==> flow/design.v <==
module pow_5_pipe
(
    input             clock,
    input      [17:0] n,
    output reg [17:0] n_pow_5
);
    reg [17:0] n_1, n_2, n_3;
    reg [17:0] n_pow_2, n_pow_3, n_pow_4;
    always @(posedge clock)
    begin
        n_1 <= n;
        n_2 <= n_1;
        n_3 <= n_2;
        n_pow_2 <= n * n;
        n_pow_3 <= n_pow_2 * n_1;
        n_pow_4 <= n_pow_3 * n_2;
        n_pow_5 <= n_pow_4 * n_3;
    end
endmodule
export LEC_CHECK = 0
export ABC_AREA = 1
export CAP_MARGIN = 20
export CELL_PAD_IN_SITES_GLOBAL_PLACEMENT = 2
export CORE_ASPECT_RATIO = 0.57
export CORE_MARGIN = 10
export CORE_UTILIZATION = 41
export GPL_ROUTABILITY_DRIVEN = 0
export MAX_ROUTING_LAYER = met4
export MIN_ROUTING_LAYER = met2
export PLACE_DENSITY_LB_ADDON = 0.14
export SLEW_MARGIN = 20
export TNS_END_PERCENT = 90
create_clock -name core_clock -period 11.2 [get_ports {clock}]
run.sh (not shown) runs the stock make flow with config.mk's settings and CLKGATE_MAP_FILE=.
The starting point ran to the end with violations: DRC.
Change:
Settings changed: ABC_AREA 1 to not set, CELL_PAD_IN_SITES_GLOBAL_PLACEMENT 2 to not set, CORE_ASPECT_RATIO 0.57 to not set, CORE_MARGIN 10 to 2, CORE_UTILIZATION 41 to 40, GPL_ROUTABILITY_DRIVEN 0 to not set, MAX_ROUTING_LAYER met4 to not set, MIN_ROUTING_LAYER met2 to not set, PLACE_DENSITY_LB_ADDON 0.14 to not set, TNS_END_PERCENT 90 to not set.
Clock period 11.2 ns to 5.21 ns, I/O delays scaled along.
The new run ran to the end with violations: setup timing.
Routed wire length is lower by 30%.
Final cell count is lower by about 13%.
Design area is higher by about 1.6%.
Synthesized cell count is lower by 22%.
Sequential cell count stays the same.
First-iteration DRC count is lower by about 80%.
Register-to-register slack loses 5.0 ns.
Hold slack is about the same.
Via count is lower by about 37%.
Worst setup slack loses 3.7 ns.
Change:
Settings changed: CORE_UTILIZATION 40 to 64, MAX_ROUTING_LAYER set to met4.
Clock period 5.21 ns to 4.38 ns, I/O delays scaled along.
=> The new run reached the layout checks and failed them: setup timing. Worst hold slack got worse by 0.0073 ns. Critical path depth falls by 2. Count of clock-buffer cells in the layout falls by 1.

---

// pow_5_pipe: RTL as listed in full above, without the edits since
clock: 3.89 ns
lec_check: 0
cap_margin: 20
core_margin: 2
core_utilization: 72
place_density: 0.4
setup_slack_margin: 0.52
slew_margin: 20
tns_end_percent: 5
The starting point finished but fails on negative setup slack.
Rerun with:
- CORE_UTILIZATION: 72 -> 40
- PLACE_DENSITY: 0.4 -> default
- SETUP_SLACK_MARGIN: 0.52 -> default
- TNS_END_PERCENT: 5 -> default
- clock period: 3.89 -> 6.4 ns (I/O delays scaled with it)
What happened:
- The changed run produced a clean layout
- via count went down by 13%
- first-iteration DRC count went down by 44%
- die size went up by 78%
- wire length went down by 21%
- hold slack is worse by 0.011 ns
- sequential cell count does not change
- setup slack is better by 1.4 ns
Rerun with:
- CORE_UTILIZATION: 40 -> 9
- clock period: 6.4 -> 9.96 ns (I/O delays scaled with it)
Result:
- The changed run finished with timing, DRC and antenna clean
- via count decreases by 2.1%
- area after synthesis stays the same
- design area increases by 12%
- first-iteration DRC count increases by 11%

---

Setup of run A:
RTL: the design.v shown in full above, as it stands there.
clock: 6.33 ns
lec_check: 0
abc_area: 0
cap_margin: 35
cell_pad_in_sites_detail_placement: 1
cell_pad_in_sites_global_placement: 3
core_margin: 3
core_utilization: 18
gpl_routability_driven: 1
gpl_timing_driven: 0
max_routing_layer: met4
min_routing_layer: met2
place_density_lb_addon: 0.28
slew_margin: 40
#### Input delta (run B over run A)
==> flow/config.mk <==
export PLATFORM = sky130hd
export DESIGN_NAME = pow_5_pipe
export DESIGN_NICKNAME = pow_5_pipe
export VERILOG_FILES = /design/flow/design.v
export SDC_FILE = /design/flow/constraint.sdc
export NUM_CORES = 4
export LEC_CHECK = 0
export CAP_MARGIN = 20
export CORE_MARGIN = 2
export CORE_UTILIZATION = 40
export MAX_ROUTING_LAYER = met4
export SETUP_SLACK_MARGIN = 1.39
export SLEW_MARGIN = 20
==> flow/constraint.sdc <==
create_clock -name core_clock -period 6.4 [get_ports {clock}]
set_input_delay 1.2800 -clock core_clock [delete_from_list [all_inputs] [get_ports {clock}]]
set_output_delay 1.2800 -clock core_clock [all_outputs]
set_load 0.01 [all_outputs]
Findings:
Between run B and run A, area of the chip is higher for run A, run B comes in under that.
Going from run A to run B, the slew at the pin closest to its max-slew limit was found to have gone down by 0.31 ns.
Compared with run A, in run B placeable core area now smaller; cell count after placement fell 876; insertion delay of the later-clocked pin in the worst-skew pair held; final layout net count grew by 22.
Of run B and run A, run A shows the higher vertical die dimension, with run B below it.
Diff run A -> run B: total of flip-flops plus latches after synthesis about even, finished layout cell area moved up.
Input changes introduced in run C (baseline for comparison: run B):
diff --git a/flow/config.mk b/flow/config.mk
--- a/flow/config.mk
+++ b/flow/config.mk
@@ -11,2 +10,0 @@
-export MAX_ROUTING_LAYER = met4
-export SETUP_SLACK_MARGIN = 1.39
==> flow/constraint.sdc <==
create_clock -name core_clock -period 6.23 [get_ports {clock}]
set_input_delay 1.2460 -clock core_clock [delete_from_list [all_inputs] [get_ports {clock}]]
set_output_delay 1.2460 -clock core_clock [all_outputs]
set_load 0.01 [all_outputs]
--- outcome ---
Going from run B to run C, post-placement worst setup slack lower, number of antenna violations at the first check in global routing higher, delay of the slowest cell on the worst path rose by 0.02 ns, yosys-reported design area after synthesis flat, core area about even.
[inputs] run D vs run C
diff --git a/flow/config.mk b/flow/config.mk
--- a/flow/config.mk
+++ b/flow/config.mk
@@ -10,0 +11,3 @@
+export CTS_CLUSTER_DIAMETER = 297
+export CTS_CLUSTER_SIZE = 100
+export HOLD_SLACK_MARGIN = 0.28
==> flow/constraint.sdc <==
create_clock -name core_clock -period 6.4 [get_ports {clock}]
set_input_delay 1.2800 -clock core_clock [delete_from_list [all_inputs] [get_ports {clock}]]
set_output_delay 1.2800 -clock core_clock [all_outputs]
set_load 0.01 [all_outputs]
Results
Per the comparison of run D with run C, met2 usage in global routing has increased; fraction of the core area covered by cells at the end of the flow essentially unchanged; critical path arrival now larger. Comparing run C against run D, there is no change at all in setup TNS after final layout. The total routing usage reported by global routing on run D is in line with that on run C. Number of antenna cells inserted, run D and run C: smaller value in run D. On data required time of the worst path: run D sits above run C.

---

RTL: the design.v shown in full above, as it stands there.
export LEC_CHECK = 0
export ABC_AREA = 1
export CAP_MARGIN = 0
export CORE_MARGIN = 2
export CORE_UTILIZATION = 72
export CTS_CLUSTER_DIAMETER = 210
export PLACE_DENSITY_LB_ADDON = 0.02
export SETUP_SLACK_MARGIN = 1.0
export SLEW_MARGIN = 20
create_clock -name core_clock -period 3.46 [get_ports {clock}]
The first run stopped in global routing (5_1_grt).
Change:
--- a/flow/config.mk
+++ b/flow/config.mk
@@ -8 +7,0 @@
-export ABC_AREA = 1
@@ -14 +13 @@
-export SETUP_SLACK_MARGIN = 1.0
+export SETUP_SLACK_MARGIN = -0.36
==> flow/constraint.sdc (replaced) <==
create_clock -name core_clock -period 4.95 [get_ports {clock}]
set_input_delay 0.9900 -clock core_clock [delete_from_list [all_inputs] [get_ports {clock}]]
set_output_delay 0.9900 -clock core_clock [all_outputs]
set_load 0.01 [all_outputs]
Now the flow finished but fails on setup timing.
Die area goes down by a few percent.
Area after synthesis goes down by a few percent.
Synthesized cell count goes down by about a fifth.
Change:
==> flow/constraint.sdc (replaced) <==
create_clock -name core_clock -period 4.31 [get_ports {clock}]
set_input_delay 0.8620 -clock core_clock [delete_from_list [all_inputs] [get_ports {clock}]]
set_output_delay 0.8620 -clock core_clock [all_outputs]
set_load 0.01 [all_outputs]
After rerunning:
- The changed run finished but failed the layout checks on setup timing
- die size does not change
- worst setup slack is worse by 0.55 ns
- flip-flop count stays the same
- worst hold slack is worse by 0.021 ns
- wire length came out higher by 33%
- via count climbs by 14%
- register-to-register slack degrades by 0.60 ns

---

RTL: the design.v shown in full above, as it stands there.
export LEC_CHECK = 0
export ABC_AREA = 1
export CAP_MARGIN = 20
export CORE_MARGIN = 2
export CORE_UTILIZATION = 72
export SLEW_MARGIN = 20
create_clock -name core_clock -period 4.27 [get_ports {clock}]
The starting point did not get past 5_1_grt (GRT-0232).
Change:
--- a/flow/config.mk
+++ b/flow/config.mk
@@ -8 +7,0 @@
-export ABC_AREA = 1
@@ -11,0 +11,2 @@
+export CTS_CLUSTER_SIZE = 15
+export PLACE_DENSITY_LB_ADDON = 0.26
==> flow/constraint.sdc (replaced) <==
create_clock -name core_clock -period 5.93 [get_ports {clock}]
set_input_delay 1.1860 -clock core_clock [delete_from_list [all_inputs] [get_ports {clock}]]
set_output_delay 1.1860 -clock core_clock [all_outputs]
set_load 0.01 [all_outputs]
Effect: The new run produced a clean layout. Die size decreases by 6.6%. Synthesized cell count decreases by 22%. Area after synthesis decreases by 6.7%.
Change:
--- a/flow/config.mk
+++ b/flow/config.mk
@@ -11 +10,0 @@
-export CTS_CLUSTER_SIZE = 15
@@ -12,0 +12 @@
+export SETUP_SLACK_MARGIN = 0.79
==> flow/constraint.sdc (replaced) <==
create_clock -name core_clock -period 6.4 [get_ports {clock}]
set_input_delay 1.2800 -clock core_clock [delete_from_list [all_inputs] [get_ports {clock}]]
set_output_delay 1.2800 -clock core_clock [all_outputs]
set_load 0.01 [all_outputs]
Effect: The changed run passed the timing, DRC and antenna checks; final cell count goes down by 2.3%; area after synthesis is unchanged; global-route usage goes down by 1.1 points; setup slack is better by 0.55 ns; design area goes down by 1.7%; non-clock buffer count goes down by 66; clock-buffer cell count is unchanged; critical path depth goes up by 2; first-iteration DRC count goes up by 17%.

---

== alpha ==
RTL: the design.v shown in full above, as it stands there.
clock: 5.16 ns
lec_check: 0
cap_margin: 20
core_margin: 2
core_utilization: 72
cts_cluster_diameter: 85
place_density_lb_addon: 0.26
slew_margin: 40
Completing all stages was not enough for alpha: its layout failed the final checks because of setup timing.
## Diff of input files: beta against alpha
- a deleted CTS_CLUSTER_DIAMETER that had been 85
- a change of SLEW_MARGIN from 40 to 20
- a change of CORE_UTILIZATION from 72 to 44
- a deleted PLACE_DENSITY_LB_ADDON that had been 0.26
- a change of the clock period (ns, I/O delays scaled along) from 5.16 to 6.25
Findings:
| alpha | all stages done | FAIL | setup timing |. beta reached the end of the flow, and the finished layout is clean on the timing, DRC and antenna checks. Delta (beta minus alpha): number of nets in the final layout now smaller; number of well-tap cells placed now larger; number of core rows now larger; critical path depth now smaller. The run showing the greater area growth from synthesis to final layout is alpha. Diff alpha and beta: global-route wire length before repair lower in beta. Post-CTS repair timing setup buffer count: beta vs alpha down 9.
Modified inputs, gamma compared to beta
- swapping 44 for 72 in CORE_UTILIZATION
- putting PLACE_DENSITY_LB_ADDON at 0.26 where nothing was set
- putting CTS_CLUSTER_DIAMETER at 85 where nothing was set
- swapping 6.25 for 4.8 in the clock period (ns, I/O delays scaled along)
### Flow results
Across beta and gamma, a clean result was obtained everywhere but in gamma. Every stage of gamma finished as expected; the final checks, on the other hand, flagged setup timing, which means the layout fails. In gamma the critical path depth turned out 3 higher than in beta. Summary of gamma over beta: arrival time of the worst setup path shrank by 0.66 ns, placer's final routability congestion estimate now larger. gamma vs beta, highest metal layer with signal wires: met5 vs met4.
#### Input delta (delta over gamma)
- a change of CAP_MARGIN from 20 to 0
- a change of the clock period (ns, I/O delays scaled along) from 4.8 to 5.23
==> comparison <==
- delta had finished all stages when the layout checks came back failing, citing setup timing.
- Combinational share of cell area in delta vs gamma: up 2.1 points
- Comparing critical path data arrival time for gamma and delta, the bigger number came from delta.
- Compared with gamma, delta improves cell area.
- The critical path startpoint comes out n[2] in one run and n[11] in the other, namely in delta and gamma respectively.
- Buffers inserted during post-CTS setup optimization: delta vs gamma down 25

---

## job 101
RTL: the design.v shown in full above, as it stands there.
make LEC_CHECK=0 ABC_AREA=1 CAP_MARGIN=20 CORE_MARGIN=2 CORE_UTILIZATION=72 MAX_ROUTING_LAYER=met4 PLACE_DENSITY=0.69 SETUP_SLACK_MARGIN=1.18 SLEW_MARGIN=20 TNS_END_PERCENT=5 finish   # period 3.96 ns
| job 101 | all stages done | FAIL | setup timing |
[inputs] job 102 vs job 101
Settings: a change of PLACE_DENSITY from 0.69 to 0.4; a deleted MAX_ROUTING_LAYER that had been met4; an added CTS_CLUSTER_SIZE of 10; a change of SETUP_SLACK_MARGIN from 1.18 to 0.92; a change of the clock period (ns, I/O delays scaled along) from 3.96 to 3.89.
==> comparison <==
To summarise job 102: no stage aborted, but the layout did not pass its checks, failing on setup timing.
From job 101 to job 102 the numbers moved as follows: simple-gate share of the synthesized area now sits at about the same level, worst setup slack now sits higher, total half-perimeter wirelength after legalization and detailed placement now sits lower.
--- input diff job 102..job 103 ---
Settings: a deleted SETUP_SLACK_MARGIN that had been 0.92; a deleted PLACE_DENSITY that had been 0.4; an added CORE_ASPECT_RATIO of 1.43; a deleted TNS_END_PERCENT that had been 5; a change of the clock period (ns, I/O delays scaled along) from 3.89 to 4.27.
### Flow results
For job 103, the flow was terminated by a tool error in global routing (5_1_grt) and produced no final design. In the tables for job 103 and job 102, number of instances resized during post-cts repair reads higher with job 103. Job 102 has a lower total cell area at the placement stage than job 103. Looking only at minimum setup slack after placement, and setting everything else aside, the lower value of job 103 and job 102 goes to job 102. Diff job 102 -> job 103: number of placement rows increased 13; overall chip area essentially unchanged; core outline area increased 0.31%; horizontal extent of the die decreased about 16%.
> inputs changed (job 103 -> job 104)
Settings: CTS_CLUSTER_SIZE: 10 -> unset; CORE_ASPECT_RATIO: 1.43 -> unset; ABC_AREA: 1 -> unset; CORE_UTILIZATION: 72 -> 69; the clock period (ns, I/O delays scaled along): 4.27 -> 6.23.
--- outcome ---
Compared to job 103, job 104 was floorplanned on a smaller die. Against job 103, job 104 reports a minimum setup slack after placement that is higher. Looking at effective utilization at floorplan, job 104 sits 3.6 points below job 103. Across job 103 and job 104, a clean result was obtained everywhere but in job 103. Tool error GRT-0232 stopped job 103 during global routing (5_1_grt); no final results. Number of synthesized flops with an enable pin of job 103 is on par with job 104. [compare] base=job 103 new=job 104: area of the synthesized netlist per yosys stat dropped about 7%; area of the core region dropped 1.9%; mux contribution to synthesized area barely changed.
Here is what was changed in the inputs of job 105 compared with job 104.
Settings: CORE_UTILIZATION changed from 69 to 64; CTS_CLUSTER_SIZE newly set to 100; CTS_CLUSTER_DIAMETER newly set to 306; the clock period (ns, I/O delays scaled along) changed from 6.23 to 6.4.
==> comparison <==
Compared with job 104, in job 105 non-filler instance count after layout went up about 1.4%.
Delta (job 105 minus job 104): number of buffers other than clock buffers in the final layout went down 6, count of final hold-check violations held, final area held.

---

Setup of middle:
// pow_5_pipe: RTL as listed in full above, without the edits since
make LEC_CHECK=0 CAP_MARGIN=0 CORE_MARGIN=2 CORE_UTILIZATION=72 CTS_CLUSTER_DIAMETER=210 PLACE_DENSITY_LB_ADDON=0.02 SETUP_SLACK_MARGIN=0.26 SLEW_MARGIN=20 finish   # period 5.23 ns
In middle the implementation completed, yet the final layout does not meet the checks, the culprit being negative setup slack.
Changes in south relative to middle:
# middle
export LEC_CHECK = 0
export CAP_MARGIN = 0
export CORE_MARGIN = 2
export CORE_UTILIZATION = 72
export CTS_CLUSTER_DIAMETER = 210
export PLACE_DENSITY_LB_ADDON = 0.02
export SETUP_SLACK_MARGIN = 0.26
export SLEW_MARGIN = 20
create_clock -name core_clock -period 5.23 [get_ports {clock}]
# south
export LEC_CHECK = 0
export CAP_MARGIN = 20
export CORE_MARGIN = 2
export CORE_UTILIZATION = 65
export SLEW_MARGIN = 20
create_clock -name core_clock -period 5.23 [get_ports {clock}]
==> comparison <==
No crash in south: every stage finished, but the layout fails its final checks due to negative setup slack.
south against middle: critical path buffer and inverter count has increased; cell area has decreased.
south ended with less time the worst path needs with I/O delays and setup than middle.
Arrival time of the worst setup path delta (middle -> south): insignificant
